==> flow/design.v <==
module input_buffer #(parameter DATA_WIDTH = 8, parameter SIZE = 64)(
    input logic clk,
    input logic rst,
    input logic write_en,
    input logic [DATA_WIDTH-1:0] data_in,
    output logic [DATA_WIDTH-1:0] data_out,
    input logic [$clog2(SIZE)-1:0] read_addr,
    input logic [$clog2(SIZE)-1:0] write_addr
);
    logic [DATA_WIDTH-1:0] buffer [0:SIZE-1];
    always_ff @(posedge clk or posedge rst) begin
        if (rst)
            for (int i = 0; i < SIZE; i++) buffer[i] <= 0;
        else if (write_en)
            buffer[write_addr] <= data_in;
    end
    assign data_out = buffer[read_addr];
endmodule
module weight_buffer #(parameter DATA_WIDTH = 8, parameter SIZE = 9)(
    input logic clk,
    input logic rst,
    input logic write_en,
    input logic [DATA_WIDTH-1:0] data_in,
    input logic [$clog2(SIZE)-1:0] write_addr,
    output logic [SIZE*DATA_WIDTH-1:0] weights
);
    logic [DATA_WIDTH-1:0] buffer [0:SIZE-1];
    always_ff @(posedge clk or posedge rst) begin
        if (rst)
            for (int i = 0; i < SIZE; i++) buffer[i] <= 0;
        else if (write_en)
            buffer[write_addr] <= data_in;
    end
    for (genvar g = 0; g < SIZE; g++) begin : g_out
        assign weights[g*DATA_WIDTH +: DATA_WIDTH] = buffer[g];
    end
endmodule
module conv2d_core #(parameter DATA_WIDTH = 8)(
    input logic clk,
    input logic rst,
    input logic [9*DATA_WIDTH-1:0] input_window,
    input logic [9*DATA_WIDTH-1:0] weights,
    output logic signed [2*DATA_WIDTH-1:0] conv_out
);
    logic signed [2*DATA_WIDTH-1:0] acc, acc_next;
    always_comb begin
        acc_next = 0;
        for (int i = 0; i < 9; i++) begin
            acc_next += $signed(input_window[i*DATA_WIDTH +: DATA_WIDTH]) * $signed(weights[i*DATA_WIDTH +: DATA_WIDTH]);
        end
    end
    always_ff @(posedge clk or posedge rst) begin
        if (rst)
            acc <= 0;
        else
            acc <= acc_next;
    end
    assign conv_out = acc;
endmodule
module relu #(parameter DATA_WIDTH = 16)(
    input logic signed [DATA_WIDTH-1:0] in,
    output logic signed [DATA_WIDTH-1:0] out
);
    assign out = (in > 0) ? in : 0;
endmodule
module max_pool #(parameter DATA_WIDTH = 8)(
    input logic [DATA_WIDTH-1:0] in0, in1, in2, in3,
    output logic [DATA_WIDTH-1:0] out
);
    assign out = (in0 > in1) ? (in0 > in2 ? (in0 > in3 ? in0 : in3) : (in2 > in3 ? in2 : in3)) :
                              (in1 > in2 ? (in1 > in3 ? in1 : in3) : (in2 > in3 ? in2 : in3));
endmodule
module cnn_accel (
    input  logic        clk,
    input  logic        rst,
    input  logic        wr_en,
    input  logic        wr_sel,      
    input  logic [5:0]  wr_addr,
    input  logic [7:0]  wr_data,
    input  logic        start,
    output logic        ready,
    output logic        out_valid,
    output logic [15:0] out_data
);
    typedef enum logic [1:0] {S_IDLE, S_READ, S_CONV, S_POOL} state_t;
    state_t state;
    logic [3:0] k;           
    logic [1:0] s;           
    logic [1:0] py, px;      
    logic [7:0]  pix;
    logic [5:0]  rd_addr;
    logic [71:0] weights;
    logic [7:0]  win [0:8];
    logic [71:0] win_flat;
    logic signed [15:0] conv_out, relu_out;
    logic [15:0] pool_r [0:3];
    logic [15:0] pool_out;
    logic        out_valid_r;
    assign ready = (state == S_IDLE);
    input_buffer #(.DATA_WIDTH(8), .SIZE(64)) u_ibuf (
        .clk(clk), .rst(rst),
        .write_en(wr_en & ~wr_sel & ready),
        .data_in(wr_data),
        .data_out(pix),
        .read_addr(rd_addr),
        .write_addr(wr_addr)
    );
    weight_buffer #(.DATA_WIDTH(8), .SIZE(9)) u_wbuf (
        .clk(clk), .rst(rst),
        .write_en(wr_en & wr_sel & ready),
        .data_in(wr_data),
        .write_addr(wr_addr[3:0]),
        .weights(weights)
    );
    conv2d_core #(.DATA_WIDTH(8)) u_conv (
        .clk(clk), .rst(rst),
        .input_window(win_flat),
        .weights(weights),
        .conv_out(conv_out)
    );
    for (genvar g = 0; g < 9; g++) begin : g_win
        assign win_flat[g*8 +: 8] = win[g];
    end
    relu #(.DATA_WIDTH(16)) u_relu (.in(conv_out), .out(relu_out));
    max_pool #(.DATA_WIDTH(16)) u_pool (
        .in0(pool_r[0]), .in1(pool_r[1]), .in2(pool_r[2]), .in3(pool_r[3]),
        .out(pool_out)
    );
    logic [1:0] ky, kx;
    always_comb begin
        case (k)
            4'd0: begin ky = 2'd0; kx = 2'd0; end
            4'd1: begin ky = 2'd0; kx = 2'd1; end
            4'd2: begin ky = 2'd0; kx = 2'd2; end
            4'd3: begin ky = 2'd1; kx = 2'd0; end
            4'd4: begin ky = 2'd1; kx = 2'd1; end
            4'd5: begin ky = 2'd1; kx = 2'd2; end
            4'd6: begin ky = 2'd2; kx = 2'd0; end
            4'd7: begin ky = 2'd2; kx = 2'd1; end
            default: begin ky = 2'd2; kx = 2'd2; end
        endcase
    end
    logic [2:0] row, col;
    assign row = {py, 1'b0} + {2'b00, s[1]} + {1'b0, ky};
    assign col = {px, 1'b0} + {2'b00, s[0]} + {1'b0, kx};
    assign rd_addr = {row, col};
    always_ff @(posedge clk or posedge rst) begin
        if (rst) begin
            state       <= S_IDLE;
            k           <= 4'd0;
            s           <= 2'd0;
            py          <= 2'd0;
            px          <= 2'd0;
            out_valid_r <= 1'b0;
            for (int i = 0; i < 9; i++) win[i] <= 8'd0;
            for (int i = 0; i < 4; i++) pool_r[i] <= 16'd0;
        end else begin
            out_valid_r <= 1'b0;
            case (state)
                S_IDLE: begin
                    if (start) begin
                        state <= S_READ;
                        k  <= 4'd0;
                        s  <= 2'd0;
                        py <= 2'd0;
                        px <= 2'd0;
                    end
                end
                S_READ: begin
                    win[k] <= pix;
                    if (k == 4'd8) state <= S_CONV;
                    else k <= k + 4'd1;
                end
                S_CONV: begin
                    state <= S_POOL;
                end
                S_POOL: begin
                    pool_r[s] <= relu_out;
                    k <= 4'd0;
                    if (s == 2'd3) begin
                        out_valid_r <= 1'b1;
                        s <= 2'd0;
                        if (px == 2'd2) begin
                            px <= 2'd0;
                            if (py == 2'd2) begin
                                py <= 2'd0;
                                state <= S_IDLE;
                            end else begin
                                py <= py + 2'd1;
                                state <= S_READ;
                            end
                        end else begin
                            px <= px + 2'd1;
                            state <= S_READ;
                        end
                    end else begin
                        s <= s + 2'd1;
                        state <= S_READ;
                    end
                end
                default: state <= S_IDLE;
            endcase
        end
    end
    assign out_valid = out_valid_r;
    assign out_data  = pool_out;
endmodule
==> flow/run.sh <==
#!/bin/bash
# the make line also repeats each setting of config.mk as NAME=value (left out here)
make -C /OpenROAD-flow-scripts/flow DESIGN_CONFIG=/design/flow/config.mk WORK_HOME=/design/flow/orfs CLKGATE_MAP_FILE= finish
==> flow/config.mk <==
export PLATFORM = sky130hd
export DESIGN_NAME = cnn_accel
export DESIGN_NICKNAME = cnn_accel
export VERILOG_FILES = /design/flow/design.v
export SDC_FILE = /design/flow/constraint.sdc
export NUM_CORES = 4
export LEC_CHECK = 0
export CAP_MARGIN = 20
export CORE_MARGIN = 2
export CORE_UTILIZATION = 68
export PLACE_DENSITY = 0.37
export SLEW_MARGIN = 20
==> flow/constraint.sdc <==
create_clock -name core_clock -period 9.73 [get_ports {clk}]
set_input_delay 1.9460 -clock core_clock [delete_from_list [all_inputs] [get_ports {clk}]]
set_output_delay 1.9460 -clock core_clock [all_outputs]
set_load 0.01 [all_outputs]
==> results of run 1 <==
[through the flow]
stage	power, mW	instance area [um^2]
2_1_floorplan	8.01	58600
3_3_place_gp	11.3	60200
3_5_place_dp	11.4	60200
4_1_cts	14.7	63000
5_1_grt	15.4	63000
6_report	14.9	63000
[area by class of cell]
class / count / share of cell area (%)
clock buffer: 128 / 4.03
clock inverter: 18 / 0.478
inverter: 839 / 5.00
multi-input combinational: 3507 / 56.9
sequential: 751 / 29.8
tap: 1144 / 2.27
timing repair buffer: 109 / 1.46
[per-layer routing]
layer,GRT usage [%],up-vias,share of wire (%)
met4,26.4,0,7.9
met5,0,-,0
li1,-,17300,-
met3,7.39,575,8.2
met2,63.2,2100,46
met1,54.0,21100,38
==> flow_summary.json, run 1 <==
{
  "crit_buf_inv": 6,
  "p_leak_nw": 31.1,
  "path_max_fanout": 9,
  "seq_power_share_pct": 26.2,
  "initCoreUtil_pct": 68.7,
  "tool_warnings": 46,
  "fp_nets": 6308,
  "synth_cells": 5308,
  "critPathRequiredTime_ps": 10320,
  "path_cells": "and2_1 -> inv_1 -> fa_1 -> inv_1 -> fa_1 -> fa_1 -> fa_1 -> fa_1 -> inv_1 -> fa_1 -> fa_1 -> inv_1 -> fa_1 -> fa_1 -> inv_1 -> fa_1 -> inv_1 -> ha_1 -> and2_1 -> o41ai_1 -> o21ai_0 -> o41ai_1 -> xnor2_1",
  "status": "timing/DRC/antenna clean",
  "clockRootBuffer": "clkbuf_16",
  "syn_to_final_growth_pct": 7.58,
  "hold_viol": 0,
  "simple_gate_share_pct": 10.3,
  "async_reset_ff_share_pct": 100,
  "die_area_mm2": 0.0885,
  "htree_num_levels": 3,
  "instances_no_fill": 6496,
  "ys_ff": 751,
  "die_h_um": 298,
  "top_cells_by_count": "inv_1 (836), dfrtp_1 (750), fa_1 (691)",
  "coreArea_mm2": 0.0853,
  "synth.distinct_cells": 84,
  "switching_share_pct": 47.0,
  "wl_um": 176000,
  "flop_cell": "dfrtp_1",
  "crit_path_end": "u_conv.acc[15]$_DFF_PP0_",
  "most_common_cell": "inv_1",
  "grt_util_all_layers_pct": 41.0,
  "layout_setup_ws_ps": 1620,
  "clock.latency.late_pin_ps": 690,
  "drv_cap": 0,
  "ys_cells": 5308,
  "vias": 41100,
  "drtIter0Drc": 4236,
  "critPathCaptureType": "register",
  "area_leaders": "dfrtp_1 (32%), fa_1 (24%), mux2_2 (12%)",
  "die_w_um": 298,
  "utilization_pct": 73.9,
  "combGateArea_mm2": 0.0359,
  "synth_top_cell_by_area": "dfrtp_1",
  "gp_congestion": 0.962,
  "p_int_mw": 7.89,
  "clock_skew_ps": 37.3,
  "adder_share_pct": 29.8,
  "fin_crit_ps": 8110,
  "dp.final_hpwl_um": 127000,
  "finalCritPeriodShare_pct": 83.4,
  "first_pass_iters": 8,
  "vdd_drop_max_uv": 382,
  "row_count": 107,
  "grt_overflow": 0,
  "postRouteAntennaNets": 0,
  "clock.fmax_mhz": 123,
  "clock_path_buffers": 3,
  "crit_cells": 23,
  "yosys_warnings": 10,
  "path_clk_slew_ps": 70,
  "tns_ps": 0,
  "cts_buffers": 83,
  "xor_share_pct": 1.40,
  "fin_nets": 6291,
  "p_sw_mw": 7.00,
  "crit_type": "reg -> reg",
  "first_global_vias": 43000,
  "ys_area_mm2": 0.0586,
  "routed_via_density": 6.32,
  "grt_max_degree": 168,
  "slew_headroom_pct": 20.2,
  "worst_slew_pin_slew_ps": 1170,
  "critPathArrivalTime_ps": 8700,
  "pwr-share-clk_pct": 22.3,
  "cts.sinks": 751,
  "drc": 0,
  "post_cts_resize_count": 0,
  "comb-power_mw": 7.67,
  "ys_seq_share_pct": 32.1,
  "hp-class": "reg -> reg",
  "cpMostUsedCell": "fa_1",
  "io-pin-count": 37,
  "top_area_share_pct": 32.0,
  "power.density_mw_per_mm2": 236,
  "postCtsHoldBufs": 0,
  "io_buffers": 36,
  "holdPathEnd": "state[3]$_DFF_PP0_",
  "n_antenna_cell": 0,
  "antenna_found_initial": 1,
  "syn_area_mm2": 0.0586,
  "dp.cells": 6350,
  "final_max_slew_viol_count": 0,
  "slowest_delay_ps": 550,
  "pwr.group.clock_mw": 3.32,
  "p_seq_mw": 3.90,
  "rsz0062_at_grt": "false",
  "cp-startpoint": "win[7][7]$_DFFE_PP0P_",
  "reg2regPathDepth": 23,
  "fillerInstances": 6120,
  "cp_slowest_cell": "dfrtp_1",
  "routedWlPerCell_um": 27.1,
  "ys_sh_aoi_pct": 7.14,
  "hp-start": "state[1]$_DFF_PP0_",
  "topCombFamilyByArea": "adder cells",
  "top_power_group": "combinational cells",
  "syn_area_per_cell_um2": 11.0,
  "hold_ws_ps": 359,
  "regToRegSetupSlack_ps": 1620,
  "grt_pass1_wl_um": 270000,
  "pre_cts_ws_ps": 1660,
  "ys_sh_mux_pct": 12.4,
  "comb_power_share_pct": 51.5,
  "cp_top_family": "adder cells",
  "setup_viol": 0,
  "cts_tree": "yes",
  "regArea_mm2": 0.0188,
  "crit_path_start_kind": "register",
  "hold_depth": 0,
  "regToRegStartpoint": "win[7][7]$_DFFE_PP0P_",
  "timing.rr.end": "u_conv.acc[15]$_DFF_PP0_",
  "edf_count": 0,
  "post_cts_buffers": 0
}
==> run 2, diff against run 1 <==
Settings changed: CORE_UTILIZATION 68 to 72, PLACE_DENSITY 0.37 to 0.4.
Clock period 9.73 ns to 8.78 ns, I/O delays scaled along.
==> run 2 against run 1 <==
Synthesized cell count did not move. Global-route usage rose by 3.3 points. Via count rose by 2.0%. Sequential power rose by 11%. Highest routed layer is now met5. Critical path type unchanged. Maximum frequency fell by 1.0%. Largest cell class unchanged. Core utilization rose by 4.4 points. Critical path depth did not move. Worst setup slack got worse by 1000 ps.
==> flow_summary.json, run 2 <==
{
  "cp_slowest_cell": "dfrtp_1",
  "cp_top_family": "adder cells",
  "finalCritPeriodShare_pct": 93.3,
  "drtIter0Drc": 4563,
  "routedWlPerCell_um": 27.6,
  "most_common_cell": "inv_1",
  "synth_top_cell_by_area": "dfrtp_1",
  "crit_path_end": "u_conv.acc[15]$_DFF_PP0_",
  "ys_cells": 5308,
  "clock.fmax_mhz": 122,
  "row_count": 104,
  "dp.final_hpwl_um": 127000,
  "regToRegStartpoint": "win[7][7]$_DFFE_PP0P_",
  "postCtsHoldBufs": 0,
  "drv_cap": 0,
  "simple_gate_share_pct": 10.3,
  "grt_pass1_wl_um": 271000,
  "first_pass_iters": 6,
  "power.density_mw_per_mm2": 263,
  "grt_util_all_layers_pct": 44.3,
  "clock_path_buffers": 3,
  "ys_sh_mux_pct": 12.4,
  "flop_cell": "dfrtp_1",
  "die_w_um": 289,
  "setup_viol": 0,
  "pwr-share-clk_pct": 22.6,
  "hp-start": "state[1]$_DFF_PP0_",
  "holdPathEnd": "state[3]$_DFF_PP0_",
  "reg2regPathDepth": 23,
  "pwr.group.clock_mw": 3.76,
  "io-pin-count": 37,
  "top_power_group": "combinational cells",
  "critPathCaptureType": "register",
  "critPathArrivalTime_ps": 8770,
  "hold_depth": 0,
  "initCoreUtil_pct": 72.7,
  "ys_seq_share_pct": 32.1,
  "postPlaceCellArea_mm2": 0.0601,
  "path_max_fanout": 9,
  "cts.sinks": 751,
  "worst_slew_pin_slew_ps": 1280,
  "fin_crit_ps": 8190,
  "tool_warnings": 50,
  "synth_cells": 5308,
  "clock.latency.late_pin_ps": 690,
  "routed_via_density": 6.52,
  "syn_area_per_cell_um2": 11.0,
  "p_seq_mw": 4.32,
  "grt_overflow": 0,
  "first_global_vias": 43800,
  "p_sw_mw": 7.80,
  "hold_viol": 0,
  "vdd_drop_max_uv": 283,
  "topCombFamilyByArea": "adder cells",
  "area_leaders": "dfrtp_1 (32%), fa_1 (24%), mux2_2 (12%)",
  "finalPower_mw": 16.6,
  "drc": 0,
  "htree_num_levels": 3,
  "coreArea_mm2": 0.0805,
  "comb-power_mw": 8.52,
  "cts_tree": "yes",
  "ys_sh_aoi_pct": 7.14,
  "gp_congestion": 0.987,
  "switching_share_pct": 47.0,
  "clock_skew_ps": 82.6,
  "timing.rr.end": "u_conv.acc[15]$_DFF_PP0_",
  "cts_buffers": 84,
  "cp-startpoint": "win[7][7]$_DFFE_PP0P_",
  "finalInstanceArea_mm2": 0.0631,
  "die_area_mm2": 0.0837,
  "postRouteAntennaNets": 0,
  "cpMostUsedCell": "fa_1",
  "fp_nets": 6308,
  "crit_cells": 23,
  "ys_ff": 751,
  "fin_nets": 6293,
  "async_reset_ff_share_pct": 100,
  "antenna_found_initial": 9,
  "p_int_mw": 8.79,
  "xor_share_pct": 1.40,
  "seq_power_share_pct": 26.0,
  "synth.distinct_cells": 84,
  "path_clk_slew_ps": 60,
  "clockRootBuffer": "clkbuf_16",
  "io_buffers": 36,
  "final_max_slew_viol_count": 0,
  "adder_share_pct": 29.8,
  "grt_max_degree": 159,
  "regToRegSetupSlack_ps": 590,
  "crit_type": "reg -> reg",
  "post_cts_buffers": 0,
  "crit_buf_inv": 6,
  "critPathRequiredTime_ps": 9360,
  "edf_count": 0,
  "comb_power_share_pct": 51.3,
  "yosys_warnings": 10,
  "hp-class": "reg -> reg",
  "slew_headroom_pct": 14.3,
  "path_cells": "and2_1 -> inv_1 -> fa_1 -> inv_1 -> fa_1 -> fa_1 -> fa_1 -> fa_1 -> inv_1 -> fa_1 -> fa_1 -> inv_1 -> fa_1 -> fa_1 -> inv_1 -> fa_1 -> inv_1 -> ha_1 -> and2_1 -> o41ai_1 -> o21ai_0 -> o41ai_1 -> xnor2_1",
  "die_h_um": 289,
  "post_cts_resize_count": 0,
  "rsz0062_at_grt": "false",
  "syn_area_mm2": 0.0586,
  "crit_path_start_kind": "register",
  "top_area_share_pct": 32.0,
  "top_cells_by_count": "inv_1 (836), dfrtp_1 (750), fa_1 (691)",
  "syn_to_final_growth_pct": 7.63,
  "status": "timing/DRC/antenna clean",
  "p_leak_nw": 31.2,
  "vias": 41900,
  "ys_area_mm2": 0.0586,
  "wl_um": 177000,
  "fillerInstances": 5306,
  "slowest_delay_ps": 570
}
## run 2: layout make-up
cell class / count / area, um^2 / share of cell area [%]
multi-input cells: 3507 / 35900 / 56.9
flip-flops and latches: 751 / 18800 / 29.8
inverters: 839 / 3150 / 5.00
clock buffers: 121 / 2420 / 3.84
well taps: 1060 / 1330 / 2.10
repair buffers: 110 / 931 / 1.48
clock inverters: 31 / 520 / 0.826
diodes: 3 / 7.51 / 0.0119
## run 2: through the flow
step / util, % / cells / worst slack, ps / TNS (ps) / hold slack (ps)
after CTS: 78.2 / 6418 / 698 / 0 / 350
after global routing: 78.3 / 6419 / 344 / 0 / 365
after global placement: 74.5 / 6265 / 851 / 0 / 338
after detailed placement: 74.6 / 6266 / 733 / 0 / 337
after floorplan: - / 5308 / -3270 / -2453240 / 331
final: 78.3 / 6422 / 585 / 0 / 350
## run 2: metal layers
layer | GRT usage, % | share of wire, % | vias to the layer above | routed length (um)
li1 | - | - | 17300 | -
met1 | 57.1 | 36 | 21200 | 64200
met2 | 66.1 | 44 | 2572 | 78900
met3 | 10.7 | 10 | 752 | 18200
met4 | 32.2 | 9.0 | 8 | 16100
met5 | 0 | 0.029 | - | 51
==> run 3, diff against run 2 <==
Settings changed: CORE_UTILIZATION 72 to 40, PLACE_DENSITY 0.4 to unset, SETUP_SLACK_MARGIN set to -0.65.
Clock period 8.78 ns to 8.27 ns, I/O delays scaled along.
==> run 3 against run 2 <==
First-iteration DRC count shrank 27%. Combinational power is 5.5% higher. Final area grew 2.0%. Synthesized area stayed put. Clock skew decreased by 39 ps. Global-route usage is 20 points lower. Routed wire length grew 2.1%. Register-to-register slack got worse by 300 ps. Sequential power up 5%. Non-clock buffer count up 19. Synthesized cell count unchanged. Via count decreased by 4.0%. Largest cell class unchanged.
==> flow_summary.json, run 3 <==
{
  "status": "timing/DRC/antenna clean",
  "hp-start": "state[1]$_DFF_PP0_",
  "ys_sh_aoi_pct": 7.14,
  "grt_util_all_layers_pct": 24.6,
  "first_pass_iters": 7,
  "tool_warnings": 45,
  "vias": 40200,
  "drtIter0Drc": 3317,
  "finalInstanceArea_mm2": 0.0643,
  "top_area_share_pct": 32.0,
  "cts_tree": "yes",
  "initCoreUtil_pct": 40.2,
  "grt_overflow": 0,
  "reg2regPathDepth": 23,
  "critPathCaptureType": "register",
  "ys_sh_mux_pct": 12.4,
  "async_reset_ff_share_pct": 100,
  "synth_cells": 5308,
  "htree_num_levels": 3,
  "grt_pass1_wl_um": 276000,
  "hold_depth": 0,
  "pwr-share-clk_pct": 23.0,
  "critPathRequiredTime_ps": 8900,
  "slew_headroom_pct": 19.7,
  "cts.sinks": 751,
  "xor_share_pct": 1.40,
  "cpMostUsedCell": "fa_1",
  "cts_buffers": 87,
  "routed_via_density": 5.51,
  "post_cts_resize_count": 0,
  "gp_congestion": 0.912,
  "timing.rr.end": "u_conv.acc[15]$_DFF_PP0_",
  "row_count": 140,
  "pwr.group.clock_mw": 4.05,
  "postRouteAntennaNets": 0,
  "p_int_mw": 9.38,
  "post_cts_buffers": 0,
  "top_cells_by_count": "inv_1 (836), dfrtp_1 (750), fa_1 (691)",
  "setup_viol": 0,
  "crit_path_start_kind": "register",
  "regToRegStartpoint": "u_wbuf.buffer[5][4]$_DFFE_PP0P_",
  "path_clk_slew_ps": 60,
  "cp-startpoint": "u_wbuf.buffer[5][4]$_DFFE_PP0P_",
  "fin_crit_ps": 7990,
  "hp-class": "reg -> reg",
  "simple_gate_share_pct": 10.3,
  "p_seq_mw": 4.52,
  "final_max_slew_viol_count": 0,
  "clockRootBuffer": "clkbuf_16",
  "worst_slew_pin_slew_ps": 1200,
  "postCtsHoldBufs": 0,
  "fin_nets": 6315,
  "clock_skew_ps": 43.1,
  "area_leaders": "dfrtp_1 (32%), fa_1 (24%), mux2_2 (12%)",
  "power.density_mw_per_mm2": 273,
  "comb_power_share_pct": 51.2,
  "tns_ps": 0,
  "die_h_um": 387,
  "hold_ws_ps": 360,
  "routedWlPerCell_um": 24.8,
  "dp.final_hpwl_um": 132000,
  "finalCritPeriodShare_pct": 96.6,
  "clock.fmax_mhz": 125,
  "crit_cells": 23,
  "syn_to_final_growth_pct": 9.80,
  "cp_top_family": "adder cells",
  "yosys_warnings": 10,
  "syn_area_mm2": 0.0586,
  "vdd_drop_max_uv": 476,
  "hold_viol": 0,
  "crit_buf_inv": 4,
  "die_w_um": 387,
  "path_max_fanout": 9,
  "synth.distinct_cells": 84,
  "clock.latency.late_pin_ps": 720,
  "grt_max_degree": 170,
  "postPlaceCellArea_mm2": 0.0613,
  "cp_slowest_cell": "fa_1",
  "adder_share_pct": 29.8,
  "top_power_group": "combinational cells",
  "die_area_mm2": 0.150,
  "slowest_delay_ps": 620,
  "seq_power_share_pct": 25.7,
  "coreArea_mm2": 0.146,
  "ys_cells": 5308,
  "crit_type": "reg -> reg",
  "antenna_found_initial": 1,
  "p_sw_mw": 8.18,
  "crit_path_end": "u_conv.acc[15]$_DFF_PP0_",
  "flop_cell": "dfrtp_1",
  "regToRegSetupSlack_ps": 280,
  "ys_ff": 751,
  "finalPower_mw": 17.6,
  "instances_no_fill": 7300,
  "p_leak_nw": 31.3,
  "edf_count": 0,
  "most_common_cell": "inv_1",
  "fp_nets": 6308,
  "synth_top_cell_by_area": "dfrtp_1",
  "path_cells": "and2_1 -> fa_1 -> inv_1 -> fa_1 -> fa_1 -> fa_1 -> inv_1 -> fa_1 -> fa_1 -> fa_1 -> fa_1 -> fa_1 -> inv_1 -> fa_1 -> inv_1 -> ha_1 -> o21ai_0 -> nand2b_1 -> and2_1 -> o41ai_1 -> o21ai_0 -> o41ai_1 -> xnor2_1",
  "holdPathEnd": "state[3]$_DFF_PP0_",
  "wl_um": 181000,
  "ys_seq_share_pct": 32.1,
  "drv_cap": 0,
  "critPathArrivalTime_ps": 8620,
  "first_global_vias": 42300,
  "io-pin-count": 37,
  "comb-power_mw": 8.99,
  "dp.cells": 7141,
  "io_buffers": 36,
  "clock_path_buffers": 3,
  "ys_area_mm2": 0.0586,
  "drc": 0,
  "topCombFamilyByArea": "adder cells",
  "syn_area_per_cell_um2": 11.0,
  "switching_share_pct": 46.6
}
run 3: metrics by stage:
step / setup WS (ps) / util, %
floorplan: -3680 / -
global placement: 459 / 42.1
detailed placement: 382 / 42.1
CTS: 339 / 44.2
global route: -119 / 44.2
finish: 281 / 44.2
run 3: area by class of cell:
class,instances,area (um^2)
diodes,2,5.00
clock buffers,130,2520
clock inverters,25,409
fillers,13700,81200
inverters,839,3150
multi-input cells,3507,35900
flip-flops and latches,751,18800
well taps,1917,2400
repair buffers,129,1150
run 3: routing by layer:
metal | up-vias | wire, um | part of all wire (%) | track usage, %
met5 | - | 0 | 0 | 0
met4 | 0 | 10600 | 5.9 | 12.7
met3 | 390 | 10900 | 6.0 | 3.45
met2 | 1425 | 86800 | 48 | 40.7
met1 | 21000 | 72800 | 40 | 31.5
li1 | 17400 | - | - | -
==> run 4, diff against run 3 <==
Settings changed: ABC_AREA set to 1, CORE_UTILIZATION 40 to 58, CTS_CLUSTER_SIZE set to 96, SETUP_SLACK_MARGIN -0.65 to 0.34.
Clock period 8.27 ns to 3.5 ns, I/O delays scaled along.
==> run 4 against run 3 <==
The layout now fails its checks (negative setup slack). Routed wire length up 17%. Core utilization rose by 29 points. Cell count increased by 30%. Clock power rose by 140%. Combinational power rose by 120%. Register-to-register slack got worse by 4200 ps. Global-route usage is 16 points higher. Sequential power grew 100%. First-iteration DRC count up 82%. Non-clock buffer count increased by 794. Largest cell class unchanged. Largest power group unchanged. Highest routed layer is now met5.
==> flow_summary.json, run 4 <==
{
  "status": "failed layout checks",
  "so.violations": "negative setup slack",
  "synth_top_cell_by_area": "dfrtp_1",
  "htree_num_levels": 3,
  "wl_um": 212000,
  "postCtsHoldBufs": 0,
  "crit_path_start_kind": "register",
  "utilization_pct": 73.2,
  "cts.sinks": 751,
  "ys_seq_share_pct": 31.4,
  "routedWlPerCell_um": 22.3,
  "p_int_mw": 23.2,
  "comb-power_mw": 19.9,
  "hold_ws_ps": 349,
  "pre_cts_ws_ps": -4000,
  "syn_area_per_cell_um2": 8.10,
  "crit_buf_inv": 7,
  "p_seq_mw": 9.25,
  "p_sw_mw": 15.7,
  "fin_nets": 9066,
  "reg2regPathDepth": 24,
  "rsz0062_at_grt": "true",
  "critPathArrivalTime_ps": 7990,
  "worst_slew_pin_slew_ps": 1320,
  "coreArea_mm2": 0.102,
  "finalInstanceArea_mm2": 0.0746,
  "clockRootBuffer": "clkbuf_16",
  "critPathCaptureType": "register",
  "ys_cells": 7385,
  "setup_viol": 103,
  "pwr-share-clk_pct": 25.0,
  "grt_pass1_wl_um": 319000,
  "drv_cap": 0,
  "postRouteAntennaNets": 0,
  "regToRegStartpoint": "win[4][3]$_DFFE_PP0P_",
  "finalCritPeriodShare_pct": 211,
  "crit_cells": 24,
  "vias": 53200,
  "cp_top_family": "adder cells",
  "path_max_fanout": 7,
  "drc": 0,
  "vdd_drop_max_uv": 2800,
  "drtIter0Drc": 6032,
  "switching_share_pct": 40.3,
  "layout_setup_ws_ps": -3890,
  "ys_area_mm2": 0.0598,
  "crit_path_end": "u_conv.acc[13]$_DFF_PP0_",
  "p_leak_nw": 40.1,
  "async_reset_ff_share_pct": 100,
  "yosys_warnings": 10,
  "xor_share_pct": 0.642,
  "path_clk_slew_ps": 60,
  "io_buffers": 36,
  "pwr.group.clock_mw": 9.72,
  "tool_warnings": 43,
  "clock.fmax_mhz": 135,
  "cts_buffers": 86,
  "most_common_cell": "nand2_1",
  "postPlaceCellArea_mm2": 0.0668,
  "cts_tree": "yes",
  "grt_util_all_layers_pct": 40.3,
  "area_leaders": "dfrtp_1 (31%), fa_1 (23%), nand2_1 (15%)",
  "regToRegSetupSlack_ps": -3890,
  "slowest_delay_ps": 650,
  "hold_depth": 0,
  "die_h_um": 325,
  "final_max_slew_viol_count": 0,
  "synth.distinct_cells": 46,
  "routed_via_density": 5.60,
  "io-pin-count": 37,
  "slew_headroom_pct": 11.8,
  "ys_sh_mux_pct": 0,
  "comb_power_share_pct": 51.2,
  "power.density_mw_per_mm2": 521,
  "grt_max_degree": 122,
  "top_area_share_pct": 31.4,
  "clock_path_buffers": 3,
  "syn_to_final_growth_pct": 24.8,
  "hp-class": "reg -> reg",
  "first_global_vias": 52300,
  "edf_count": 0,
  "timing.rr.end": "u_conv.acc[13]$_DFF_PP0_",
  "simple_gate_share_pct": 21.1,
  "fp_nets": 8385,
  "grt_overflow": 0,
  "adder_share_pct": 29.2,
  "fin_crit_ps": 7390,
  "holdPathEnd": "state[3]$_DFF_PP0_",
  "flop_cell": "dfrtp_1",
  "cp-startpoint": "win[4][3]$_DFFE_PP0P_",
  "cpMostUsedCell": "fa_1",
  "crit_type": "reg -> reg",
  "die_area_mm2": 0.106,
  "critPathRequiredTime_ps": 4100,
  "dp.final_hpwl_um": 160000,
  "cp_slowest_cell": "fa_2",
  "top_power_group": "combinational cells",
  "hold_viol": 0,
  "antenna_found_initial": 7,
  "die_w_um": 325,
  "clock_skew_ps": 51.2,
  "synth_cells": 7385,
  "initCoreUtil_pct": 58.6,
  "ys_sh_aoi_pct": 6.66,
  "hp-start": "state[1]$_DFF_PP0_",
  "gp_congestion": 1.02,
  "path_cells": "or2_2 -> fa_1 -> inv_1 -> fa_1 -> fa_1 -> inv_1 -> fa_1 -> inv_1 -> fa_1 -> fa_2 -> fa_1 -> fa_1 -> fa_1 -> inv_1 -> fa_1 -> inv_2 -> ha_4 -> nand4_1 -> o21ai_2 -> nand2_1 -> o21ai_2 -> buf_4 -> xor2_1 -> buf_4",
  "syn_area_mm2": 0.0598,
  "ys_ff": 751,
  "tns_ps": -85510,
  "first_pass_iters": 7,
  "row_count": 117,
  "topCombFamilyByArea": "adder cells",
  "clock.latency.late_pin_ps": 700,
  "fillerInstances": 7989,
  "seq_power_share_pct": 23.8,
  "top_cells_by_count": "nand2_1 (2333), inv_1 (1375), dfrtp_1 (750)"
}
[run 4: stage by stage]
| stage | instances | power [mW] |
|---|---|---|
| after global placement | 9160 | 22.9 |
| final | 9504 | 38.9 |
| after global routing | 9500 | 40.1 |
| after detailed placement | 9160 | 22.9 |
| after floorplan | 7385 | 15.7 |
| after CTS | 9433 | 36.1 |
[run 4: what timing repair did]
item	4_1_cts	5_1_grt
setup buffers	116	65
cloned	3	2
resized	629	377
pin swaps	171	224
setup endpoints to repair	103	103
[run 4: layout make-up]
type / instances / area, um^2 / area share, %
Multi-Input combinational cell: 4910 / 37200 / 49.8
Sequential cell: 751 / 18900 / 25.3
Timing Repair Buffer: 923 / 8570 / 11.5
Inverter: 1394 / 5280 / 7.07
Clock buffer: 124 / 2540 / 3.40
Tap cell: 1368 / 1710 / 2.29
Clock inverter: 30 / 480 / 0.644
Antenna cell: 4 / 10.0 / 0.0134
[run 4: metal layers]
layer | vias to the layer above | global-route usage, % | wire (um)
li1 | 23600 | - | -
met3 | 510 | 11.2 | 24600
met2 | 2666 | 60.2 | 93500
met5 | - | 0 | 11
met1 | 26400 | 56.1 | 85200
met4 | 2 | 15.3 | 8970
==> run 5, diff against run 4 <==
Settings changed: ABC_AREA 1 to unset, CORE_UTILIZATION 58 to 66, CTS_CLUSTER_SIZE 96 to unset, SETUP_SLACK_MARGIN 0.34 to unset.
Clock period 3.5 ns to 6.7 ns, I/O delays scaled along.
==> run 5 against run 4 <==
Still fails the layout checks on negative setup slack. Combinational power is 34% lower. Worst hold slack better by 1.8 ps. Clock power is 51% lower. Power is 40% lower. Worst setup slack better by 3100 ps. Synthesized cell count is 28% lower. Final area is 11% lower. Clock skew is 3.4 ps higher. Via count is 20% lower. Critical endpoint is now u_conv.acc[15]$_DFF_PP0_.
==> flow_summary.json, run 5 <==
{
  "postRouteAntennaNets": 0,
  "final_max_slew_viol_count": 0,
  "routedWlPerCell_um": 26.5,
  "switching_share_pct": 46.3,
  "ys_sh_aoi_pct": 7.14,
  "clock.fmax_mhz": 133,
  "die_area_mm2": 0.0912,
  "cts_buffers": 84,
  "clock.latency.late_pin_ps": 700,
  "top_area_share_pct": 32.0,
  "ys_seq_share_pct": 32.1,
  "crit_path_end": "u_conv.acc[15]$_DFF_PP0_",
  "p_sw_mw": 10.8,
  "clock_skew_ps": 54.6,
  "fin_nets": 6652,
  "drc": 0,
  "utilization_pct": 75.3,
  "most_common_cell": "inv_1",
  "first_pass_iters": 8,
  "regArea_mm2": 0.0188,
  "topCombFamilyByArea": "adder cells",
  "path_cells": "buf_4 -> and2_4 -> fa_2 -> inv_2 -> fa_1 -> fa_1 -> inv_1 -> fa_1 -> inv_2 -> fa_1 -> inv_1 -> fa_1 -> inv_1 -> fa_1 -> fa_2 -> fa_1 -> fa_1 -> inv_2 -> ha_4 -> and3_1 -> a21oi_2 -> o21ai_2 -> o41ai_2 -> xnor2_1",
  "antenna_found_initial": 9,
  "grtUsageMet2_pct": 63.2,
  "die_h_um": 302,
  "worst_slew_pin_slew_ps": 1220,
  "cts.sinks": 751,
  "top_cells_by_count": "inv_1 (836), dfrtp_1 (750), fa_1 (691)",
  "yosys_warnings": 10,
  "ys_ff": 751,
  "combGateArea_mm2": 0.0364,
  "hp-start": "state[1]$_DFF_PP0_",
  "gp_congestion": 0.997,
  "slew_headroom_pct": 18.4,
  "hp-class": "reg -> reg",
  "grt_max_degree": 169,
  "power.density_mw_per_mm2": 350,
  "crit_cells": 24,
  "postCtsHoldBufs": 0,
  "so.violations": "negative setup slack",
  "grt_busiest_layer": "met2",
  "drv_cap": 0,
  "hold_viol": 0,
  "use_met1_pct": 54.5,
  "path_max_fanout": 5,
  "path_clk_slew_ps": 60,
  "synth_cells": 5308,
  "async_reset_ff_share_pct": 100,
  "critPathRequiredTime_ps": 7290,
  "critPathArrivalTime_ps": 8100,
  "top_power_group": "combinational cells",
  "crit_buf_inv": 7,
  "drtIter0Drc": 4132,
  "ys_sh_mux_pct": 12.4,
  "htree_num_levels": 3,
  "slowest_delay_ps": 620,
  "dp.final_hpwl_um": 136000,
  "clockRootBuffer": "clkbuf_16",
  "cts_tree": "yes",
  "status": "failed layout checks",
  "critPathCaptureType": "register",
  "wl_um": 182000,
  "cpMostUsedCell": "fa_1",
  "layout_setup_ws_ps": -810,
  "seq_power_share_pct": 23.0,
  "p_leak_nw": 33.1,
  "simple_gate_share_pct": 10.3,
  "p_seq_mw": 5.36,
  "ys_cells": 5308,
  "io-pin-count": 37,
  "comb-power_mw": 13.1,
  "fillerInstances": 6152,
  "reg2regPathDepth": 24,
  "holdPathEnd": "state[3]$_DFF_PP0_",
  "timing.rr.end": "u_conv.acc[15]$_DFF_PP0_",
  "cp_slowest_cell": "fa_2",
  "vias": 42500,
  "first_global_vias": 44200,
  "initCoreUtil_pct": 66.4,
  "syn_to_final_growth_pct": 13.4,
  "io_buffers": 36,
  "hold_depth": 0,
  "flop_cell": "dfrtp_1",
  "xor_share_pct": 1.40,
  "grt_overflow": 0,
  "regToRegSetupSlack_ps": -810,
  "cp-startpoint": "u_wbuf.buffer[7][4]$_DFFE_PP0P_",
  "area_leaders": "dfrtp_1 (32%), fa_1 (24%), mux2_2 (12%)",
  "cp_top_family": "adder cells",
  "use_met3_pct": 8.29,
  "crit_type": "reg -> reg",
  "pwr-share-clk_pct": 20.6,
  "vdd_drop_max_uv": 567,
  "syn_area_mm2": 0.0586,
  "coreArea_mm2": 0.0882,
  "row_count": 109,
  "regToRegStartpoint": "u_wbuf.buffer[7][4]$_DFFE_PP0P_",
  "die_w_um": 302,
  "setup_viol": 9,
  "clock_path_buffers": 3,
  "comb_power_share_pct": 56.3,
  "grt_util_all_layers_pct": 41.5,
  "fin_crit_ps": 7510,
  "edf_count": 0,
  "synth.distinct_cells": 84,
  "routed_via_density": 6.17,
  "adder_share_pct": 29.8,
  "crit_path_start_kind": "register",
  "finalCritPeriodShare_pct": 112,
  "tool_warnings": 53,
  "rsz0062_at_grt": "true",
  "syn_area_per_cell_um2": 11.0,
  "pwr.group.clock_mw": 4.81,
  "synth_top_cell_by_area": "dfrtp_1",
  "ys_area_mm2": 0.0586,
  "p_int_mw": 12.5,
  "grt_pass1_wl_um": 277000,
  "hold_ws_ps": 351,
  "fp_nets": 6308
}
## run 5: final cells by class
cell class / instances / share of cell area (%)
sequential: 751 / 28.3
timing repair buffer: 469 / 5.76
antenna: 7 / 0.0264
tap: 1165 / 2.19
multi-input combinational: 3507 / 54.7
clock inverter: 37 / 0.710
inverter: 839 / 4.75
clock buffer: 111 / 3.51
## run 5: metrics by stage
stage	TNS (ps)	instances	setup WS (ps)	total power [mW]	instance area, um^2
after floorplan	-3704190	5308	-4930	12.0	58900
after global placement	-4440	6705	-868	17.6	63000
after detailed placement	-4900	6707	-896	17.8	63100
after CTS	-4230	6875	-773	22.7	66200
after global routing	-6360	6880	-984	24.1	66400
final	-4130	6886	-810	23.3	66400
## run 5: routing by layer
layer | vias to the layer above | part of all wire [%]
li1 | 18100 | -
met1 | 21600 | 38
met2 | 2183 | 45
met3 | 672 | 8.5
met4 | 8 | 8.1
met5 | - | 0.032
## run 5: what timing repair did
item	4_1_cts	5_1_grt
setup buffers	21	4
pin swaps	56	43
resized	74	64
endpoints found under the setup margin	10	12
==> run 6, diff against run 5 <==
Settings changed: ABC_AREA set to 1, CELL_PAD_IN_SITES_DETAIL_PLACEMENT set to 1, CELL_PAD_IN_SITES_GLOBAL_PLACEMENT set to 2, CORE_ASPECT_RATIO set to 0.56, CORE_MARGIN 2 to 4, CORE_UTILIZATION 66 to 40, CTS_CLUSTER_DIAMETER set to 170, GPL_TIMING_DRIVEN set to 0, HOLD_SLACK_MARGIN set to 0.11, MAX_ROUTING_LAYER set to met4, MIN_ROUTING_LAYER set to met1, PLACE_DENSITY_LB_ADDON set to 0.22, SLEW_MARGIN 20 to 0, TNS_END_PERCENT set to 75.
Clock period 6.7 ns to 10.0 ns, I/O delays scaled along.
==> run 6 against run 5 <==
The run now finishes clean. Critical path depth grew 7. Sequential power fell by about 40%. Critical path type unchanged. Sequential share of layout area hardly changed. Routed wire length up 59%. Power shrank 53%. First-iteration DRC count increased by 41%. Largest power group unchanged.
==> flow_summary.json, run 6 <==
{
  "tns_ps": 0,
  "combGateArea_mm2": 0.0345,
  "hold_viol": 0,
  "routed_via_density": 5.48,
  "cp_top_family": "adder cells",
  "synth_top_cell_by_area": "dfrtp_1",
  "critPathArrivalTime_ps": 9850,
  "top_cells_by_count": "nand2_1 (2333), inv_1 (1375), dfrtp_1 (750)",
  "finalCritPeriodShare_pct": 93.0,
  "cp_slowest_cell": "fa_1",
  "utilization_pct": 45.0,
  "hp-start": "state[1]$_DFF_PP0_",
  "path_max_fanout": 9,
  "postCtsHoldBufs": 0,
  "crit_path_start_kind": "register",
  "p_seq_mw": 3.21,
  "timing.rr.end": "u_conv.acc[15]$_DFF_PP0_",
  "postRouteAntennaNets": 0,
  "cts_buffers": 82,
  "coreArea_mm2": 0.147,
  "fillerInstances": 17700,
  "xor_share_pct": 0.642,
  "post_cts_resize_count": 0,
  "top_power_group": "combinational cells",
  "switching_share_pct": 43.7,
  "setup_viol": 0,
  "rsz0062_at_grt": "false",
  "first_global_vias": 53100,
  "die_area_mm2": 0.156,
  "die_h_um": 297,
  "die_w_um": 525,
  "cts.sinks": 751,
  "grt_overflow": 0,
  "slowest_delay_ps": 990,
  "vias": 52700,
  "ys_seq_share_pct": 31.4,
  "top_area_share_pct": 31.4,
  "path_clk_slew_ps": 70,
  "tool_warnings": 36,
  "synth_cells": 7385,
  "postPlaceCellArea_mm2": 0.0634,
  "vdd_drop_max_uv": 187,
  "regToRegStartpoint": "u_wbuf.buffer[8][0]$_DFFE_PP0P_",
  "htree_num_levels": 3,
  "p_int_mw": 6.20,
  "holdPathEnd": "state[3]$_DFF_PP0_",
  "synth.distinct_cells": 46,
  "async_reset_ff_share_pct": 100,
  "gp_congestion": 1.09,
  "power.density_mw_per_mm2": 166,
  "yosys_warnings": 10,
  "pwr-share-clk_pct": 31.2,
  "most_common_cell": "nand2_1",
  "clockRootBuffer": "clkbuf_16",
  "io_buffers": 36,
  "finalInstanceArea_mm2": 0.0664,
  "flop_cell": "dfrtp_1",
  "ys_area_mm2": 0.0598,
  "clock_path_buffers": 3,
  "comb_power_share_pct": 39.6,
  "post_cts_buffers": 0,
  "edf_count": 0,
  "hp-class": "reg -> reg",
  "pwr.group.clock_mw": 3.44,
  "crit_cells": 31,
  "fin_crit_ps": 9300,
  "p_leak_nw": 35.1,
  "p_sw_mw": 4.82,
  "fp_nets": 8385,
  "hold_ws_ps": 348,
  "status": "timing/DRC/antenna clean",
  "slew_headroom_pct": 14.4,
  "grt_max_degree": 40,
  "regArea_mm2": 0.0188,
  "crit_path_end": "u_conv.acc[15]$_DFF_PP0_",
  "cpMostUsedCell": "nand2_1",
  "crit_type": "reg -> reg",
  "ys_ff": 751,
  "initCoreUtil_pct": 40.6,
  "regToRegSetupSlack_ps": 700,
  "area_leaders": "dfrtp_1 (31%), fa_1 (23%), nand2_1 (15%)",
  "comb-power_mw": 4.36,
  "seq_power_share_pct": 29.2,
  "first_pass_iters": 7,
  "syn_area_mm2": 0.0598,
  "adder_share_pct": 29.2,
  "crit_buf_inv": 6,
  "syn_area_per_cell_um2": 8.10,
  "drtIter0Drc": 5826,
  "grt_util_all_layers_pct": 38.2,
  "routedWlPerCell_um": 30.1,
  "ys_sh_mux_pct": 0,
  "drv_cap": 0,
  "cp-startpoint": "u_wbuf.buffer[8][0]$_DFFE_PP0P_",
  "syn_to_final_growth_pct": 11.1,
  "hold_depth": 0,
  "io-pin-count": 37,
  "ys_sh_aoi_pct": 6.66,
  "dp.cells": 9449,
  "final_max_slew_viol_count": 0,
  "grt_pass1_wl_um": 408000,
  "drc": 0,
  "clock.latency.late_pin_ps": 740,
  "critPathCaptureType": "register",
  "fin_nets": 8558,
  "antenna_found_initial": 32,
  "cts_tree": "yes",
  "topCombFamilyByArea": "adder cells",
  "instances_no_fill": 9612,
  "clock.fmax_mhz": 108,
  "simple_gate_share_pct": 21.1,
  "wl_um": 289000,
  "ys_cells": 7385,
  "clock_skew_ps": 77.9,
  "critPathRequiredTime_ps": 10550,
  "row_count": 105,
  "reg2regPathDepth": 31,
  "worst_slew_pin_slew_ps": 1280,
  "dp.final_hpwl_um": 240000
}
## run 6: area by class of cell
cell class                      instances  area share [%]
Clock inverter                         40           0.931
Antenna cell                           10          0.0377
Multi-Input combinational cell       4910            51.9
Sequential cell                       751            28.3
Timing Repair Buffer                   89            1.75
Inverter                             1394            7.89
Clock buffer                          109            3.47
Buffer                                330            2.00
Tap cell                             1979            3.73
## run 6: layer usage
layer / vias to the layer above / track usage [%] / part of all wire (%) / wire (um)
met5: - / - / 0 / 0
met4: 0 / 4.02 / 1.0 / 2920
met3: 171 / 24.3 / 18 / 51400
met2: 2413 / 41.8 / 33 / 95600
met1: 27500 / 57.7 / 48 / 139000
li1: 22600 / - / - / -
## run 6: per-stage QoR
step	power (mW)	worst slack [ps]
5_1_grt	11.5	259
3_5_place_dp	7.48	918
2_1_floorplan	5.48	-2290
4_1_cts	10.9	846
3_3_place_gp	7.37	-8250
6_report	11.0	700
==> run 7, diff against run 6 <==
Settings changed: CELL_PAD_IN_SITES_DETAIL_PLACEMENT 1 to unset, CELL_PAD_IN_SITES_GLOBAL_PLACEMENT 2 to unset, CORE_ASPECT_RATIO 0.56 to 1.4, CORE_MARGIN 4 to 2, CORE_UTILIZATION 40 to 72, CTS_CLUSTER_DIAMETER 170 to 374, CTS_CLUSTER_SIZE set to 98, GPL_TIMING_DRIVEN 0 to unset, HOLD_SLACK_MARGIN 0.11 to unset, MAX_ROUTING_LAYER met4 to unset, MIN_ROUTING_LAYER met1 to unset, PLACE_DENSITY_LB_ADDON 0.22 to unset, SETUP_SLACK_MARGIN set to 1.03, SLEW_MARGIN 0 to 20, TNS_END_PERCENT 75 to unset.
Clock period 10.0 ns to 4.77 ns, I/O delays scaled along.
==> run 7 against run 6 <==
The run now fails in 5_1_grt. Synthesized cell count unchanged. Synthesized area unchanged. Die area decreased by 45%.
==> flow_summary.json, run 7 <==
{
  "htree_num_levels": 1,
  "die_area_mm2": 0.0854,
  "io-pin-count": 37,
  "cts_buffers": 11,
  "top_cells_by_count": "nand2_1 (2333), inv_1 (1375), dfrtp_1 (750)",
  "cts.sinks": 751,
  "most_common_cell": "nand2_1",
  "flop_cell": "dfrtp_1",
  "row_count": 125,
  "pre_cts_ws_ps": -2770,
  "coreArea_mm2": 0.0826,
  "ys_ff": 751,
  "gp_congestion": 1.05,
  "dp.final_hpwl_um": 159000,
  "edf_count": 0,
  "top_area_share_pct": 31.4,
  "simple_gate_share_pct": 21.1,
  "async_reset_ff_share_pct": 100,
  "ys_sh_aoi_pct": 6.66,
  "adder_share_pct": 29.2,
  "ys_cells": 7385,
  "synth.distinct_cells": 46,
  "area_leaders": "dfrtp_1 (31%), fa_1 (23%), nand2_1 (15%)",
  "syn_area_per_cell_um2": 8.10,
  "xor_share_pct": 0.642,
  "clock_path_buffers": 3,
  "die_w_um": 248,
  "synth_cells": 7385,
  "die_h_um": 345,
  "ys_area_mm2": 0.0598,
  "synth_top_cell_by_area": "dfrtp_1",
  "ys_sh_mux_pct": 0,
  "syn_area_mm2": 0.0598,
  "status": "aborted with a tool error",
  "initCoreUtil_pct": 72.4,
  "io_buffers": 36,
  "ys_seq_share_pct": 31.4,
  "fp_nets": 8385,
  "yosys_warnings": 10,
  "topCombFamilyByArea": "adder cells",
  "lastStage": "5_1_grt",
  "clockRootBuffer": "clkbuf_16"
}
-- run 7: stage by stage --
step	std cells	util (%)	cell area, um^2	hold WS [ps]	setup TNS, ps
2_1_floorplan	7385	-	60300	331	-4885150
3_3_place_gp	8647	78.2	64600	334	-28870
3_5_place_dp	8647	78.2	64600	354	-30000
4_1_cts	8814	82.0	67700	413	-29030
-- run 7: timing repair --
action | CTS
cloned | 7
pin swaps | 174
setup buffers | 146
gates resized | 524
hold endpoints to repair | 0
setup endpoints to repair | 103
hold buffers | 0
==> run 8, diff against run 7 <==
Settings changed: ABC_AREA 1 to 0, CORE_ASPECT_RATIO 1.4 to unset, CTS_CLUSTER_DIAMETER 374 to 313, CTS_CLUSTER_SIZE 98 to 10, PLACE_DENSITY_LB_ADDON set to 0.06, SETUP_SLACK_MARGIN 1.03 to -0.31, TNS_END_PERCENT set to 5.
Clock period 4.77 ns to 5.94 ns, I/O delays scaled along.
==> run 8 against run 7 <==
The layout now fails its checks (negative setup slack). Synthesized area decreased by 2.0%. Synthesized cell count decreased by 28%. Die area down 2.0%.
==> flow_summary.json, run 8 <==
{
  "path_cells": "and2_1 -> fa_1 -> fa_1 -> inv_1 -> fa_1 -> inv_1 -> fa_1 -> fa_1 -> fa_1 -> fa_1 -> fa_1 -> fa_1 -> fa_1 -> ha_1 -> nor2b_1 -> o21ai_1 -> nand2b_1 -> and2_4 -> o41ai_4 -> o21ai_2 -> o41ai_2 -> xnor2_1",
  "rsz0062_at_grt": "true",
  "cp_top_family": "adder cells",
  "drv_cap": 0,
  "hold_depth": 0,
  "critPathRequiredTime_ps": 6510,
  "setup_viol": 16,
  "crit_path_start_kind": "register",
  "p_seq_mw": 6.04,
  "synth_cells": 5308,
  "status": "failed layout checks",
  "hold_viol": 0,
  "area_leaders": "dfrtp_1 (32%), fa_1 (24%), mux2_2 (12%)",
  "clock.fmax_mhz": 130,
  "coreArea_mm2": 0.0805,
  "ys_cells": 5308,
  "hp-start": "state[1]$_DFF_PP0_",
  "htree_num_levels": 3,
  "yosys_warnings": 10,
  "gp_congestion": 1.01,
  "syn_to_final_growth_pct": 11.6,
  "ys_sh_aoi_pct": 7.14,
  "drtIter0Drc": 5057,
  "syn_area_mm2": 0.0586,
  "slew_headroom_pct": 14.0,
  "cpMostUsedCell": "fa_1",
  "ys_seq_share_pct": 32.1,
  "crit_type": "reg -> reg",
  "first_pass_iters": 7,
  "grt_util_all_layers_pct": 46.0,
  "pwr.group.clock_mw": 4.77,
  "topCombFamilyByArea": "adder cells",
  "postPlaceCellArea_mm2": 0.0628,
  "timing.rr.end": "u_conv.acc[15]$_DFF_PP0_",
  "p_int_mw": 13.6,
  "crit_path_end": "u_conv.acc[15]$_DFF_PP0_",
  "die_area_mm2": 0.0837,
  "vias": 43900,
  "edf_count": 0,
  "most_common_cell": "inv_1",
  "grt_pass1_wl_um": 281000,
  "wl_um": 186000,
  "synth.distinct_cells": 84,
  "initCoreUtil_pct": 72.7,
  "worst_slew_pin_slew_ps": 1290,
  "routedWlPerCell_um": 27.6,
  "first_global_vias": 46000,
  "ys_area_mm2": 0.0586,
  "power.density_mw_per_mm2": 394,
  "die_w_um": 289,
  "syn_area_per_cell_um2": 11.0,
  "pwr-share-clk_pct": 18.5,
  "ys_sh_mux_pct": 12.4,
  "ys_ff": 751,
  "grt_max_degree": 162,
  "hp-class": "reg -> reg",
  "adder_share_pct": 29.8,
  "critPathCaptureType": "register",
  "slowest_delay_ps": 580,
  "io_buffers": 36,
  "vdd_drop_max_uv": 525,
  "top_power_group": "combinational cells",
  "seq_power_share_pct": 23.4,
  "drc": 0,
  "clock.latency.late_pin_ps": 690,
  "comb-power_mw": 15.0,
  "switching_share_pct": 47.1,
  "p_leak_nw": 32.7,
  "critPathArrivalTime_ps": 8240,
  "p_sw_mw": 12.1,
  "top_area_share_pct": 32.0,
  "clock_path_buffers": 3,
  "row_count": 104,
  "finalCritPeriodShare_pct": 129,
  "so.violations": "negative setup slack",
  "flop_cell": "dfrtp_1",
  "grt_overflow": 0,
  "antenna_found_initial": 5,
  "path_max_fanout": 4,
  "path_clk_slew_ps": 70,
  "cts_tree": "yes",
  "async_reset_ff_share_pct": 100,
  "fin_nets": 6648,
  "top_cells_by_count": "inv_1 (836), dfrtp_1 (750), fa_1 (691)",
  "tool_warnings": 44,
  "cts.sinks": 751,
  "cts_buffers": 85,
  "io-pin-count": 37,
  "die_h_um": 289,
  "comb_power_share_pct": 58.1,
  "xor_share_pct": 1.40,
  "layout_setup_ws_ps": -1730,
  "regToRegSetupSlack_ps": -1730,
  "clockRootBuffer": "clkbuf_16",
  "reg2regPathDepth": 22,
  "regToRegStartpoint": "u_wbuf.buffer[3][0]$_DFFE_PP0P_",
  "clock_skew_ps": 62.8,
  "postCtsHoldBufs": 0,
  "cp_slowest_cell": "fa_1",
  "utilization_pct": 81.2,
  "fin_crit_ps": 7670,
  "holdPathEnd": "state[3]$_DFF_PP0_",
  "cp-startpoint": "u_wbuf.buffer[3][0]$_DFFE_PP0P_",
  "crit_buf_inv": 2,
  "dp.final_hpwl_um": 136000,
  "postRouteAntennaNets": 0,
  "simple_gate_share_pct": 10.3,
  "finalInstanceArea_mm2": 0.0654,
  "fp_nets": 6308,
  "synth_top_cell_by_area": "dfrtp_1",
  "crit_cells": 22,
  "routed_via_density": 6.53,
  "final_max_slew_viol_count": 0
}
-- run 8: layout make-up --
type                            instances  area (um^2)
Multi-Input combinational cell       3507        36000
Clock buffer                           93         2160
Tap cell                             1060         1330
Fill cell                            4909        15100
Antenna cell                            2         5.00
Inverter                              839         3150
Clock inverter                          7          158
Sequential cell                       751        18800
Timing Repair Buffer                  464         3760
-- run 8: what timing repair did --
item / 4_1_cts / 5_1_grt
cloned: 0 / 0
resized: 30 / 26
pin swaps: 9 / 13
setup buffers: 0 / 18
endpoints found under the hold margin: 0 / 0
endpoints found under the setup margin: 12 / 12
-- run 8: through the flow --
step	cells	setup slack, ps	power, mW	TNS, ps	hold slack, ps
2_1_floorplan	5308	-5540	13.1	-4170370	331
3_3_place_gp	6602	-1650	19.8	-14090	335
3_5_place_dp	6602	-1830	20.0	-15460	339
4_1_cts	6702	-1700	24.9	-14910	360
5_1_grt	6722	-1900	26.5	-22260	363
6_report	6723	-1730	25.8	-15750	357
-- run 8: per-layer routing --
metal  vias to the layer above  wire, um  GRT usage, %
met5                         -        26             0
met4                         4     17300          34.3
met3                       853     20100          11.8
met2                      2866     81900          68.7
met1                     22200     66100          58.5
li1                      18000         -             -
==> run 9, diff against run 8 <==
Settings changed: ABC_AREA 0 to 1, CTS_CLUSTER_DIAMETER 313 to unset, CTS_CLUSTER_SIZE 10 to 74, MAX_ROUTING_LAYER set to met4, PLACE_DENSITY set to 0.62, PLACE_DENSITY_LB_ADDON 0.06 to unset, SETUP_SLACK_MARGIN -0.31 to -1.01, TNS_END_PERCENT 5 to unset.
Clock period 5.94 ns to 10.2 ns, I/O delays scaled along.
==> run 9 against run 8 <==
Now clean on timing, DRC and antenna. First-iteration DRC count rose by 32%. Combinational power fell by 75%. Synthesized cell count rose by 39%. Sequential share of layout area rose by 0.84 points. Worst setup slack improved by 4100 ps. Final area fell by 3.0%. Maximum frequency fell by 2.2%. Critical path type unchanged. Via count rose by 14%. Clock skew rose by 3.1 ps. Highest routed layer is now met4. Die area rose by 2.0%.
==> flow_summary.json, run 9 <==
{
  "status": "timing/DRC/antenna clean",
  "clockRootBuffer": "clkbuf_16",
  "routed_via_density": 5.99,
  "reg2regPathDepth": 26,
  "ys_ff": 751,
  "die_h_um": 292,
  "holdPathEnd": "state[3]$_DFF_PP0_",
  "postRouteAntennaNets": 0,
  "p_seq_mw": 3.19,
  "seq_power_share_pct": 31.4,
  "drtIter0Drc": 6683,
  "pwr-share-clk_pct": 31.4,
  "cp-startpoint": "win[8][7]$_DFFE_PP0P_",
  "die_w_um": 292,
  "most_common_cell": "nand2_1",
  "critPathArrivalTime_ps": 8410,
  "postPlaceCellArea_mm2": 0.0605,
  "drv_cap": 0,
  "topCombFamilyByArea": "adder cells",
  "ys_seq_share_pct": 31.4,
  "syn_area_mm2": 0.0598,
  "io_buffers": 36,
  "die_area_mm2": 0.0854,
  "syn_to_final_growth_pct": 6.15,
  "finalPower_mw": 10.2,
  "dp.final_hpwl_um": 140000,
  "flop_cell": "dfrtp_1",
  "fin_nets": 8217,
  "hold_viol": 0,
  "cp_slowest_cell": "fa_1",
  "post_cts_resize_count": 0,
  "critPathCaptureType": "register",
  "p_leak_nw": 34.4,
  "row_count": 105,
  "crit_type": "reg -> reg",
  "switching_share_pct": 41.7,
  "top_cells_by_count": "nand2_1 (2333), inv_1 (1375), dfrtp_1 (750)",
  "regToRegStartpoint": "win[8][7]$_DFFE_PP0P_",
  "grt_util_all_layers_pct": 47.3,
  "tool_warnings": 44,
  "simple_gate_share_pct": 21.1,
  "ys_area_mm2": 0.0598,
  "vias": 50100,
  "finalCritPeriodShare_pct": 76.9,
  "yosys_warnings": 10,
  "post_cts_buffers": 0,
  "synth_top_cell_by_area": "dfrtp_1",
  "cp_top_family": "adder cells",
  "fillerInstances": 6022,
  "pwr.group.clock_mw": 3.19,
  "power.density_mw_per_mm2": 160,
  "async_reset_ff_share_pct": 100,
  "synth.distinct_cells": 46,
  "io-pin-count": 37,
  "utilization_pct": 77.3,
  "slowest_delay_ps": 620,
  "crit_path_start_kind": "register",
  "setup_viol": 0,
  "worst_slew_pin_slew_ps": 1250,
  "top_power_group": "combinational cells",
  "combGateArea_mm2": 0.0345,
  "wl_um": 190000,
  "critPathRequiredTime_ps": 10760,
  "top_area_share_pct": 31.4,
  "ys_sh_aoi_pct": 6.66,
  "ys_cells": 7385,
  "clock_path_buffers": 3,
  "regToRegSetupSlack_ps": 2350,
  "xor_share_pct": 0.642,
  "p_int_mw": 5.93,
  "clock_skew_ps": 66.0,
  "instances_no_fill": 8364,
  "comb-power_mw": 3.78,
  "grt_max_degree": 165,
  "synth_cells": 7385,
  "edf_count": 0,
  "htree_num_levels": 3,
  "crit_buf_inv": 6,
  "initCoreUtil_pct": 72.8,
  "fp_nets": 8385,
  "crit_path_end": "u_conv.acc[15]$_DFF_PP0_",
  "gp_congestion": 1.05,
  "cts_tree": "yes",
  "cpMostUsedCell": "fa_1",
  "adder_share_pct": 29.2,
  "tns_ps": 0,
  "crit_cells": 26,
  "postCtsHoldBufs": 0,
  "cts_buffers": 84,
  "path_clk_slew_ps": 60,
  "p_sw_mw": 4.24,
  "clock.fmax_mhz": 127,
  "finalInstanceArea_mm2": 0.0635,
  "grt_pass1_wl_um": 291000,
  "first_pass_iters": 10,
  "regArea_mm2": 0.0188,
  "cts.sinks": 751,
  "coreArea_mm2": 0.0821,
  "clock.latency.late_pin_ps": 690,
  "timing.rr.end": "u_conv.acc[15]$_DFF_PP0_",
  "comb_power_share_pct": 37.2,
  "path_max_fanout": 9,
  "first_global_vias": 49800,
  "dp.cells": 8201,
  "grt_overflow": 0,
  "area_leaders": "dfrtp_1 (31%), fa_1 (23%), nand2_1 (15%)",
  "hold_depth": 0,
  "vdd_drop_max_uv": 491,
  "antenna_found_initial": 8,
  "hp-start": "state[1]$_DFF_PP0_",
  "drc": 0,
  "syn_area_per_cell_um2": 8.10,
  "rsz0062_at_grt": "false",
  "hp-class": "reg -> reg",
  "fin_crit_ps": 7850,
  "ys_sh_mux_pct": 0,
  "slew_headroom_pct": 16.3,
  "routedWlPerCell_um": 22.7,
  "final_max_slew_viol_count": 0
}
## run 9: cell type report
cell class,instances,area share (%)
well taps,1070,2.11
multi-input cells,4910,54.3
flip-flops and latches,751,29.6
diodes,7,0.0276
repair buffers,76,1.08
inverters,1394,8.25
clock inverters,35,0.800
clock buffers,121,3.78
## run 9: per-layer routing
metal	part of all wire [%]	GRT usage (%)	vias up	wire, um
li1	-	-	21900	-
met1	37	62.4	24300	70200
met2	43	66.3	3267	80900
met3	15	16.5	663	28600
met4	5.6	21.7	0	10600
met5	0	-	-	0
## run 9: stage by stage
| stage | setup slack [ps] | hold WS (ps) |
|---|---|---|
| 2_1_floorplan | -2130 | 331 |
| 3_3_place_gp | 2450 | 333 |
| 3_5_place_dp | 2380 | 340 |
| 4_1_cts | 2340 | 353 |
| 5_1_grt | 1940 | 356 |
| 6_report | 2350 | 350 |
==> run 10, diff against run 9 <==
Settings changed: ABC_AREA 1 to unset, CAP_MARGIN 20 to 25, CORE_MARGIN 2 to 4, CORE_UTILIZATION 72 to 39, CTS_CLUSTER_SIZE 74 to unset, GPL_ROUTABILITY_DRIVEN set to 0, GPL_TIMING_DRIVEN set to 1, MAX_ROUTING_LAYER met4 to unset, MIN_ROUTING_LAYER set to met1, PLACE_DENSITY 0.62 to 0.72, SETUP_SLACK_MARGIN -1.01 to unset, SLEW_MARGIN 20 to 15, TNS_END_PERCENT set to 65.
Clock period 10.2 ns to 12.5 ns, I/O delays scaled along.
==> run 10 against run 9 <==
Count of clock-buffer cells in the layout is 6 lower. Critical endpoint unchanged. Combinational power is about 60% higher. Via count is 18% lower. Clock skew is 24 ps lower. Sequential cell count stayed put. Power is 15% higher. Still clean on timing, DRC and antenna. Final area is 1.4% higher. Core utilization is 34 points lower.
==> flow_summary.json, run 10 <==
{
  "hold_depth": 0,
  "fin_crit_ps": 8000,
  "p_int_mw": 6.22,
  "adder_share_pct": 29.8,
  "tool_warnings": 45,
  "first_pass_iters": 8,
  "cts_buffers": 82,
  "cts_tree": "yes",
  "switching_share_pct": 47.0,
  "crit_buf_inv": 6,
  "regToRegStartpoint": "win[7][7]$_DFFE_PP0P_",
  "critPathArrivalTime_ps": 8610,
  "grt_max_degree": 167,
  "vias": 41200,
  "coreArea_mm2": 0.149,
  "clock.latency.late_pin_ps": 710,
  "setup_viol": 0,
  "hold_viol": 0,
  "drv_cap": 0,
  "path_clk_slew_ps": 70,
  "hold_ws_ps": 346,
  "synth.distinct_cells": 84,
  "async_reset_ff_share_pct": 100,
  "xor_share_pct": 1.40,
  "ys_area_mm2": 0.0586,
  "timing.rr.end": "u_conv.acc[15]$_DFF_PP0_",
  "crit_path_start_kind": "register",
  "die_h_um": 396,
  "cts.sinks": 751,
  "critPathCaptureType": "register",
  "pwr-share-clk_pct": 22.9,
  "worst_slew_pin_slew_ps": 1190,
  "regToRegSetupSlack_ps": 4500,
  "antenna_found_initial": 3,
  "wl_um": 177000,
  "ys_seq_share_pct": 32.1,
  "postRouteAntennaNets": 0,
  "drtIter0Drc": 4272,
  "critPathRequiredTime_ps": 13110,
  "drc": 0,
  "row_count": 141,
  "ys_cells": 5308,
  "utilization_pct": 43.3,
  "power.density_mw_per_mm2": 182,
  "top_cells_by_count": "inv_1 (836), dfrtp_1 (750), fa_1 (691)",
  "syn_to_final_growth_pct": 9.84,
  "dp.final_hpwl_um": 128000,
  "rsz0062_at_grt": "false",
  "comb_power_share_pct": 51.5,
  "seq_power_share_pct": 25.6,
  "pwr.group.clock_mw": 2.68,
  "finalCritPeriodShare_pct": 64.0,
  "simple_gate_share_pct": 10.3,
  "status": "timing/DRC/antenna clean",
  "path_max_fanout": 9,
  "io-pin-count": 37,
  "syn_area_per_cell_um2": 11.0,
  "topCombFamilyByArea": "adder cells",
  "routed_via_density": 5.59,
  "vdd_drop_max_uv": 256,
  "reg2regPathDepth": 23,
  "final_max_slew_viol_count": 0,
  "htree_num_levels": 3,
  "crit_cells": 23,
  "die_w_um": 396,
  "hp-start": "state[1]$_DFF_PP0_",
  "slew_headroom_pct": 20.3,
  "fillerInstances": 13800,
  "holdPathEnd": "state[3]$_DFF_PP0_",
  "path_cells": "and2_1 -> inv_1 -> fa_1 -> inv_1 -> fa_1 -> fa_1 -> fa_1 -> fa_1 -> inv_1 -> fa_1 -> fa_1 -> inv_1 -> fa_1 -> fa_1 -> inv_1 -> fa_1 -> inv_1 -> ha_1 -> and2_1 -> o41ai_1 -> o21ai_0 -> o41ai_1 -> xnor2_1",
  "crit_type": "reg -> reg",
  "edf_count": 0,
  "top_area_share_pct": 32.0,
  "crit_path_end": "u_conv.acc[15]$_DFF_PP0_",
  "fp_nets": 6308,
  "ys_ff": 751,
  "die_area_mm2": 0.156,
  "fin_nets": 6299,
  "ys_sh_mux_pct": 12.4,
  "cp_top_family": "adder cells",
  "comb-power_mw": 6.05,
  "most_common_cell": "inv_1",
  "clock_path_buffers": 3,
  "area_leaders": "dfrtp_1 (32%), fa_1 (24%), mux2_2 (12%)",
  "synth_cells": 5308,
  "ys_sh_aoi_pct": 7.14,
  "cpMostUsedCell": "fa_1",
  "flop_cell": "dfrtp_1",
  "clock.fmax_mhz": 125,
  "p_leak_nw": 31.2,
  "slowest_delay_ps": 570,
  "initCoreUtil_pct": 39.4,
  "synth_top_cell_by_area": "dfrtp_1",
  "grt_util_all_layers_pct": 22.6,
  "grt_pass1_wl_um": 270000,
  "cp-startpoint": "win[7][7]$_DFFE_PP0P_",
  "postCtsHoldBufs": 0,
  "clockRootBuffer": "clkbuf_16",
  "hp-class": "reg -> reg",
  "yosys_warnings": 10,
  "top_power_group": "combinational cells",
  "syn_area_mm2": 0.0586
}
run 10: metal layers:
layer	GRT usage (%)	share of wire [%]	up-vias
met4	11.0	5.8	0
li1	-	-	17300
met1	29.0	39	21300
met2	36.1	46	2063
met5	0	0	-
met3	5.27	9.3	480
run 10: per-stage QoR:
stage / setup TNS [ps] / setup slack (ps) / power (mW) / std cells / cell area, um^2
2_1_floorplan: -220900 / -295 / 6.24 / 5308 / 58600
3_3_place_gp: 0 / 4590 / 8.81 / 7203 / 61200
3_5_place_dp: 0 / 4540 / 8.90 / 7210 / 61300
4_1_cts: 0 / 4550 / 11.6 / 7360 / 64200
5_1_grt: 0 / 4150 / 12.2 / 7367 / 64300
6_report: 0 / 4500 / 11.7 / 7368 / 64300
run 10: layout make-up:
class                      instances  area (um^2)  area share (%)
multi-input combinational       3507        35900            55.8
sequential                       751        18800            29.2
inverter                         839         3150            4.90
tap                             2002         2500            3.89
clock buffer                     115         2410            3.74
timing repair buffer             118         1030            1.61
clock inverter                    35          564           0.877
antenna                            1         2.50         0.00389
No activity file was given, so power comes from the tool's default toggle rates.
